// BallCompetition
module BallCompetition(
    input	wire clk,					 
    input   wire rstn,					 
    input	wire	[3:0]  sw_in,  	 
    input   wire  [2:0]  key_in,		 
    output	wire	[1:0]  reg_ab,  	 
    output  wire  [7:0]  led_time,	 
    output  [8:0]  seg_led_1,			 
	 output  [8:0]  seg_led_2			 
);
clock: 13.1 ns
lec_check: 0
abc_area: 0
cap_margin: 20
cell_pad_in_sites_detail_placement: 2
cell_pad_in_sites_global_placement: 1
core_aspect_ratio: 1.08
core_margin: 3
core_utilization: 28
cts_cluster_diameter: 86
cts_cluster_size: 15
gpl_timing_driven: 0
max_routing_layer: met5
min_routing_layer: met1
place_density_lb_addon: 0.01
setup_slack_margin: 0.34
slew_margin: 30
tns_end_percent: 30
run.sh (not shown) runs the stock make flow with config.mk's settings and CLKGATE_MAP_FILE=.
==> next run, changes <==
ABC_AREA = 1   (was 0)
CTS_CLUSTER_SIZE = 16   (was 15)
MIN_ROUTING_LAYER = met2   (was met1)
What happened: The changed run went through all stages and came out clean. Clock power rises by about 1%. Final area rises by 1.5%. Hold slack degrades by 5.1 ps.
==> next run, changes <==
ABC_AREA = unset   (was 1)
CELL_PAD_IN_SITES_DETAIL_PLACEMENT = unset   (was 2)
CELL_PAD_IN_SITES_GLOBAL_PLACEMENT = unset   (was 1)
CORE_ASPECT_RATIO = unset   (was 1.08)
CORE_MARGIN = 2   (was 3)
CORE_UTILIZATION = 52   (was 28)
CTS_CLUSTER_DIAMETER = unset   (was 86)
CTS_CLUSTER_SIZE = unset   (was 16)
GPL_TIMING_DRIVEN = unset   (was 0)
MAX_ROUTING_LAYER = unset   (was met5)
MIN_ROUTING_LAYER = unset   (was met2)
PLACE_DENSITY_LB_ADDON = unset   (was 0.01)
SETUP_SLACK_MARGIN = unset   (was 0.34)
SLEW_MARGIN = 20   (was 30)
TNS_END_PERCENT = unset   (was 30)
clock period = 6.3 ns   (was 13.1 ns; I/O delays follow)
Outcome:
- total power rises by 86%
- area after synthesis falls by 1.7%
- worst setup slack is worse by 5000 ps
==> next run, changes <==
CORE_UTILIZATION = 27   (was 52)
clock period = 7.86 ns   (was 6.3 ns; I/O delays follow)
What happened: Clock-buffer cell count came out higher by 1; design area came out lower by about 1.6%; routed wire length came out higher by 2.8%; setup slack is better by 520 ps; core utilization came out lower by 30 points; die area came out higher by 90%; sequential power came out lower by about 20%; total power came out lower by 20%; first-iteration DRC count came out lower by about 8%; clock power came out lower by about 20%.

## build 98
BallCompetition again, from the RTL that the note above started with.
==> flow/config.mk <==
export PLATFORM = sky130hd
export DESIGN_NAME = BallCompetition
export DESIGN_NICKNAME = BallCompetition
export VERILOG_FILES = /design/flow/design.v
export SDC_FILE = /design/flow/constraint.sdc
export NUM_CORES = 4
export LEC_CHECK = 0
export ABC_AREA = 0
export CAP_MARGIN = 20
export CORE_MARGIN = 2
export CORE_UTILIZATION = 72
export CTS_CLUSTER_DIAMETER = 388
export CTS_CLUSTER_SIZE = 100
export PLACE_DENSITY = 0.39
export SETUP_SLACK_MARGIN = 1.53
export SLEW_MARGIN = 20
export TNS_END_PERCENT = 10
==> flow/constraint.sdc <==
create_clock -name core_clock -period 6.3 [get_ports {clk}]
set_input_delay 1.2600 -clock core_clock [delete_from_list [all_inputs] [get_ports {clk}]]
set_output_delay 1.2600 -clock core_clock [all_outputs]
set_load 0.01 [all_outputs]
## Diff of input files: build 80 against build 98
Settings: removing SETUP_SLACK_MARGIN (formerly 1.53); removing CTS_CLUSTER_SIZE (formerly 100); removing PLACE_DENSITY (formerly 0.39); removing ABC_AREA (formerly 0); removing CTS_CLUSTER_DIAMETER (formerly 388); removing TNS_END_PERCENT (formerly 10); changing CORE_UTILIZATION from 72 to 40; changing the clock period (ns, I/O delays scaled along) from 6.3 to 7.86.
### Flow results
- Lower synthesis-to-finish area growth among build 98 and build 80: build 80
- Build 98 -> build 80: number of filler instances in the final layout increased by more than 100%
- Routed wire length, build 98 and build 80, lower one = build 80.
- Wire length of the first global-routing pass (build 98 / build 80): 1.10
- Between build 80 and build 98, the flip-flop count figures differ only marginally.
- The estimated power of build 80 ends up lower than the estimate for build 98.
- Build 80 vs. build 98: number of setup buffers added after CTS fell 32, clock network power share +0.6 points, total length of routed met3 wires -2.3 mm.
[inputs] build 1 vs build 80
Settings: CORE_UTILIZATION changed from 40 to 9; the clock period (ns, I/O delays scaled along) changed from 7.86 to 11.3.
--- outcome ---
- Build 1 gives more setup slack than build 80 did.
- Compared with build 80, in build 1 count of plain and timing-repair buffers decreased 10, post-detailed-routing wire length increased 1.9 mm, area of the mapped netlist essentially unchanged, fraction of met1 tracks used by global routing decreased 24 points.
- Build 80 and build 1 ended up with nearly the same total area of multi-input combinational cells.
- From build 1 to build 80, number of ports placed on the die boundary did not move at all.
- What build 1 reported for total power consumption of the routed design has to be multiplied by 1.4 to get the figure for build 80.
- In the metrics for build 80 and build 1, the one carrying the lower layout clock buffer count is build 1.
--- input diff build 1..build 82 ---
Settings: changing CORE_UTILIZATION from 9 to 66; changing SLEW_MARGIN from 20 to 5; setting ABC_AREA to 1 for the first time; changing the clock period (ns, I/O delays scaled along) from 11.3 to 5.51.
## What came out
In summary, build 1 completed successfully, with a layout that passed the timing, design-rule and antenna checks. Build 82: PASS, flow complete, no timing, DRC or antenna violations. Build 82 vs build 1 — total power consumption of the routed design climbed by more than 100%. Build 82 vs. build 1: area share of xor/xnor cells in the synthesized design dropped 0.50 points, post-layout instance area moved down.

## job 2133
Starting RTL as in the previous note.
export LEC_CHECK = 0
export ABC_AREA = 1
export CAP_MARGIN = 20
export CELL_PAD_IN_SITES_DETAIL_PLACEMENT = 2
export CELL_PAD_IN_SITES_GLOBAL_PLACEMENT = 1
export CORE_ASPECT_RATIO = 1.46
export CORE_MARGIN = 3
export CORE_UTILIZATION = 28
export CTS_CLUSTER_DIAMETER = 86
export CTS_CLUSTER_SIZE = 16
export GPL_TIMING_DRIVEN = 0
export MAX_ROUTING_LAYER = met5
export MIN_ROUTING_LAYER = met2
export PLACE_DENSITY_LB_ADDON = 0.01
export SETUP_SLACK_MARGIN = 0.34
export SLEW_MARGIN = 30
export TNS_END_PERCENT = 30
create_clock -name core_clock -period 13.1 [get_ports {clk}]
Job 2133 finished every step from synthesis to the final layout, and the layout passed the timing, design-rule and antenna checks.
--- input diff job 2133..job 347 ---
==> flow/config.mk <==
export PLATFORM = sky130hd
export DESIGN_NAME = BallCompetition
export DESIGN_NICKNAME = BallCompetition
export VERILOG_FILES = /design/flow/design.v
export SDC_FILE = /design/flow/constraint.sdc
export NUM_CORES = 4
export LEC_CHECK = 0
export CAP_MARGIN = 20
export CORE_MARGIN = 2
export CORE_UTILIZATION = 66
export SLEW_MARGIN = 20
==> flow/constraint.sdc <==
create_clock -name core_clock -period 6.7 [get_ports {clk}]
set_input_delay 1.3400 -clock core_clock [delete_from_list [all_inputs] [get_ports {clk}]]
set_output_delay 1.3400 -clock core_clock [all_outputs]
set_load 0.01 [all_outputs]
--- outcome ---
- Fill cell instance count of the final layout is higher on job 2133
- Combinational share of power, job 347 and job 2133: higher on job 2133
- Comparing job 347 and job 2133, the higher fraction of the cycle the final worst path needs is on job 347.
- Proportion of cell area occupied by multi-input gates is higher on job 347
- On via count: between job 347 and job 2133, it ends up lower for job 347.
- Sequential fraction of total cell area (higher): job 347
- From job 2133 to job 347 the numbers moved as follows: power dissipated by switching net loads higher; routed wire length per instance higher; number of detailed-route iterations in the first pass higher; post-layout total power higher.
> inputs changed (job 347 -> job 9083)
-- flow/config.mk --
<<< job 347, line 7
export LEC_CHECK = 0
export CAP_MARGIN = 20
export CORE_MARGIN = 2
export CORE_UTILIZATION = 66
export SLEW_MARGIN = 20
>>> job 9083, line 7
export LEC_CHECK = 0
export ABC_AREA = 1
export CAP_MARGIN = 20
export CORE_MARGIN = 2
export CORE_UTILIZATION = 72
export CTS_CLUSTER_DIAMETER = 103
export CTS_CLUSTER_SIZE = 99
export SLEW_MARGIN = 20
==> flow/constraint.sdc <==
create_clock -name core_clock -period 6.37 [get_ports {clk}]
set_input_delay 1.2740 -clock core_clock [delete_from_list [all_inputs] [get_ports {clk}]]
set_output_delay 1.2740 -clock core_clock [all_outputs]
set_load 0.01 [all_outputs]
==> results <==
Job 9083 reports a higher number of global-route vias before repair than job 347 does.
Job 9083 vs job 347 — power per cell area climbed by more than 10%
Note that the total instance count after detailed placement recorded for job 347 amounts to 0.878 times the value seen in job 9083.
Summary: via count, job 9083 worse than job 347
Clock skew: job 9083 vs job 347 down 6.8 ps
Taking job 347 as the reference, in job 9083 synthesized area shows an increase of 190 µm²; wire length on met3 shrank by about 30%; sequential share of layout area grew by 0.38 points.
Compared with job 347, job 9083 improves post-route standard cell area excluding fillers.
NOTE: non-clock buffer count in job 9083 falls short of that of job 347
The inputs of job 3252 differ from those of job 9083 as listed below.
==> flow/config.mk <==
export PLATFORM = sky130hd
export DESIGN_NAME = BallCompetition
export DESIGN_NICKNAME = BallCompetition
export VERILOG_FILES = /design/flow/design.v
export SDC_FILE = /design/flow/constraint.sdc
export NUM_CORES = 4
export LEC_CHECK = 0
export CAP_MARGIN = 20
export CORE_ASPECT_RATIO = 0.5
export CORE_MARGIN = 2
export CORE_UTILIZATION = 72
export CTS_CLUSTER_DIAMETER = 338
export CTS_CLUSTER_SIZE = 99
export SETUP_SLACK_MARGIN = 0.76
export SLEW_MARGIN = 20
==> flow/constraint.sdc <==
create_clock -name core_clock -period 3.49 [get_ports {clk}]
set_input_delay 0.6980 -clock core_clock [delete_from_list [all_inputs] [get_ports {clk}]]
set_output_delay 0.6980 -clock core_clock [all_outputs]
set_load 0.01 [all_outputs]
## What came out
Stage in which a tool error killed job 3252: clock tree synthesis. Between job 9083 and job 3252, the difference in fraction of the mapped netlist area in adder cells is negligible. In the tables for job 9083 and job 3252, fraction of synthesized area in multiplexers reads lower with job 9083. Looking at xor and xnor area share after synthesis, job 3252 sits 0.50 points above job 9083. Average instance area after synthesis on job 3252 is up relative to job 9083. Job 3252: basic-gate share of the synthesized area counting and, or, nand and nor cells lower than job 9083. The sequential share of the synthesized area in job 3252 sits 0.60 points above the value recorded for job 9083. Relative to job 9083, the weighted congestion at the end of routability-driven global placement of job 3252 is higher by about 18%. Diff job 9083 -> job 3252 | yosys stat cell total | down by more than 10%. Taking job 3252 as 1.0, job 9083 lands at 1.4 on y dimension of the die. Summary — number of instances in the synthesized netlist, job 3252 relative to job 9083: lower, by 17%.

Starting RTL as in the previous note.
clock: 4.37 ns
lec_check: 0
abc_area: 1
cap_margin: 5
core_margin: 2
core_utilization: 71
cts_cluster_diameter: 226
place_density: 0.37
slew_margin: 20
The baseline produced a layout that fails on setup timing.
Rerun with:
ABC_AREA = default   (was 1)
CAP_MARGIN = 20   (was 5)
CORE_UTILIZATION = 40   (was 71)
CTS_CLUSTER_DIAMETER = default   (was 226)
PLACE_DENSITY = default   (was 0.37)
clock period = 10.5 ns   (was 4.37 ns; I/O delays follow)
Effect:
- The changed run ran to the end with no violations
- hold slack got worse by 12 ps
- via count is lower by 23%
- setup slack improves by 3200 ps
Rerun with:
ABC_AREA = 1   (was default)
CORE_UTILIZATION = 65   (was 40)
PLACE_DENSITY_LB_ADDON = 0.04   (was default)
clock period = 4.38 ns   (was 10.5 ns; I/O delays follow)
=> The changed run completed, yet does not pass: setup timing. Core utilization increases by 41 points. Combinational power increases to 4.7 times its value. Flip-flop count stays the same. Routed wire length increases by 11%. Critical path depth increases by 14.
Rerun with:
CORE_ASPECT_RATIO = 0.69   (was default)
CORE_UTILIZATION = 72   (was 65)
CTS_CLUSTER_DIAMETER = 395   (was default)
CTS_CLUSTER_SIZE = 100   (was default)
SETUP_SLACK_MARGIN = 1.29   (was default)
TNS_END_PERCENT = 5   (was default)
The changed run finished but fails on setup timing.
Routed wire length climbs by a few percent.
Fmax drops by a few percent.
Cell count drops by a few percent.
Final area drops by a few percent.
Worst setup slack is worse by 240 ps.
First-iteration DRC count climbs by well over a third.
Rerun with:
ABC_AREA = default   (was 1)
CORE_ASPECT_RATIO = default   (was 0.69)
CORE_UTILIZATION = 62   (was 72)
CTS_CLUSTER_DIAMETER = default   (was 395)
CTS_CLUSTER_SIZE = default   (was 100)
PLACE_DENSITY_LB_ADDON = default   (was 0.04)
SETUP_SLACK_MARGIN = default   (was 1.29)
TNS_END_PERCENT = default   (was 5)
clock period = 6.62 ns   (was 4.38 ns; I/O delays follow)
Outcome: Now the flow went through all stages and came out clean. Cell area shrinks by 9.6%. First-iteration DRC count drops by 56%. Via count fell by 16%. Count of clock-buffer cells in the layout is unchanged. Global-route usage is lower by 8.3 points.
Rerun with:
CORE_UTILIZATION = 64   (was 62)
CTS_CLUSTER_SIZE = 99   (was default)
clock period = 5.49 ns   (was 6.62 ns; I/O delays follow)
Power rises by 27%.
Critical path depth climbs by 1.
Core utilization increases by 9.8 points.

Starting RTL as in the previous note.
Settings: LEC_CHECK=0, ABC_AREA=1, CAP_MARGIN=20, CORE_ASPECT_RATIO=1.08, CORE_MARGIN=2, CORE_UTILIZATION=72, CTS_CLUSTER_DIAMETER=86, CTS_CLUSTER_SIZE=15, MAX_ROUTING_LAYER=met5, PLACE_DENSITY_LB_ADDON=0.22, SETUP_SLACK_MARGIN=-0.15, SLEW_MARGIN=20, TNS_END_PERCENT=75; clock period 4.45 ns.
The first run reached the layout checks and failed them: setup timing.
==> next run, changes <==
CTS_CLUSTER_DIAMETER = 332   (was 86)
PLACE_DENSITY_LB_ADDON = 0.28   (was 0.22)
TNS_END_PERCENT = 30   (was 75)
Outcome:
- The changed run ran to the end with violations: setup timing
- non-clock buffer count is lower by 7
- worst setup slack improved by 0.32 ns
- final area is lower by 0.58%
- via count is lower by 2.2%
- power is lower by 4.2%
- die area stays the same
- sequential share of layout area is higher by 0.18 points
- fmax is higher by about 7%
==> next run, changes <==
ABC_AREA = 0   (was 1)
CTS_CLUSTER_DIAMETER = 86   (was 332)
PLACE_DENSITY_LB_ADDON = 0.0   (was 0.28)
SETUP_SLACK_MARGIN = 0.71   (was -0.15)
clock period = 3.08 ns   (was 4.45 ns; I/O delays follow)
This time the run never finished: it broke off in 4_1_cts on DPL-0038.
Die area went down slightly.
Synthesized area came out lower slightly.
Synthesized cell count falls by about a fifth.
==> next run, changes <==
ABC_AREA = 1   (was 0)
CTS_CLUSTER_DIAMETER = 393   (was 86)
PLACE_DENSITY_LB_ADDON = 0.24   (was 0.0)
SETUP_SLACK_MARGIN = -0.15   (was 0.71)
TNS_END_PERCENT = 45   (was 30)
clock period = 4.37 ns   (was 3.08 ns; I/O delays follow)
What happened:
- The new run finished but fails on setup timing
- die area grows by 1.6%
- area after synthesis grows by 1.7%
- synthesized cell count grows by 20%
==> next run, changes <==
CORE_ASPECT_RATIO = 0.94   (was 1.08)
CTS_CLUSTER_DIAMETER = 360   (was 393)
CTS_CLUSTER_SIZE = 75   (was 15)
PLACE_DENSITY = 0.37   (was unset)
PLACE_DENSITY_LB_ADDON = unset   (was 0.24)
TNS_END_PERCENT = 100   (was 45)
After rerunning: The new run completed and failed the layout checks on setup timing. Setup slack loses 0.033 ns. Flip-flop count stays the same. Synthesized area does not change. Wire length increases by 1.5%. Die size barely changes. Clock power increases by about 5%.

Setup of alpha:
Starting RTL as in the previous note.
make LEC_CHECK=0 ABC_AREA=1 CAP_MARGIN=5 CORE_MARGIN=2 CORE_UTILIZATION=72 CTS_CLUSTER_DIAMETER=198 CTS_CLUSTER_SIZE=72 PLACE_DENSITY_LB_ADDON=0.28 SETUP_SLACK_MARGIN=1.38 SLEW_MARGIN=40 finish   # period 4.64 ns
Seen in the log of alpha: GRT-0232 during global routing, after which the run never completed.
[inputs] beta vs alpha
Settings: removing PLACE_DENSITY_LB_ADDON (formerly 0.28); removing CTS_CLUSTER_DIAMETER (formerly 198); changing SLEW_MARGIN from 40 to 20; changing CORE_UTILIZATION from 72 to 40; removing SETUP_SLACK_MARGIN (formerly 1.38); changing CAP_MARGIN from 5 to 20; removing ABC_AREA (formerly 1); removing CTS_CLUSTER_SIZE (formerly 72); changing the clock period (ns, I/O delays scaled along) from 4.64 to 10.0.
[summary]
- beta: all stages complete, timing, DRC and antenna checks passed
- | post-cts sizing count | beta vs alpha | 101 lower |
- Looking at beta and alpha, the adder-cell area share of the yosys netlist is a wash.
- Compared with alpha, in beta synthesized area now sits lower, post-synthesis sequential area ratio now sits higher, vertical die dimension now sits higher, number of distinct library cells after synthesis now sits higher.
- beta against alpha; post-synthesis average cell area is up by more than 10%.
Power and IR drop assume default switching activity.
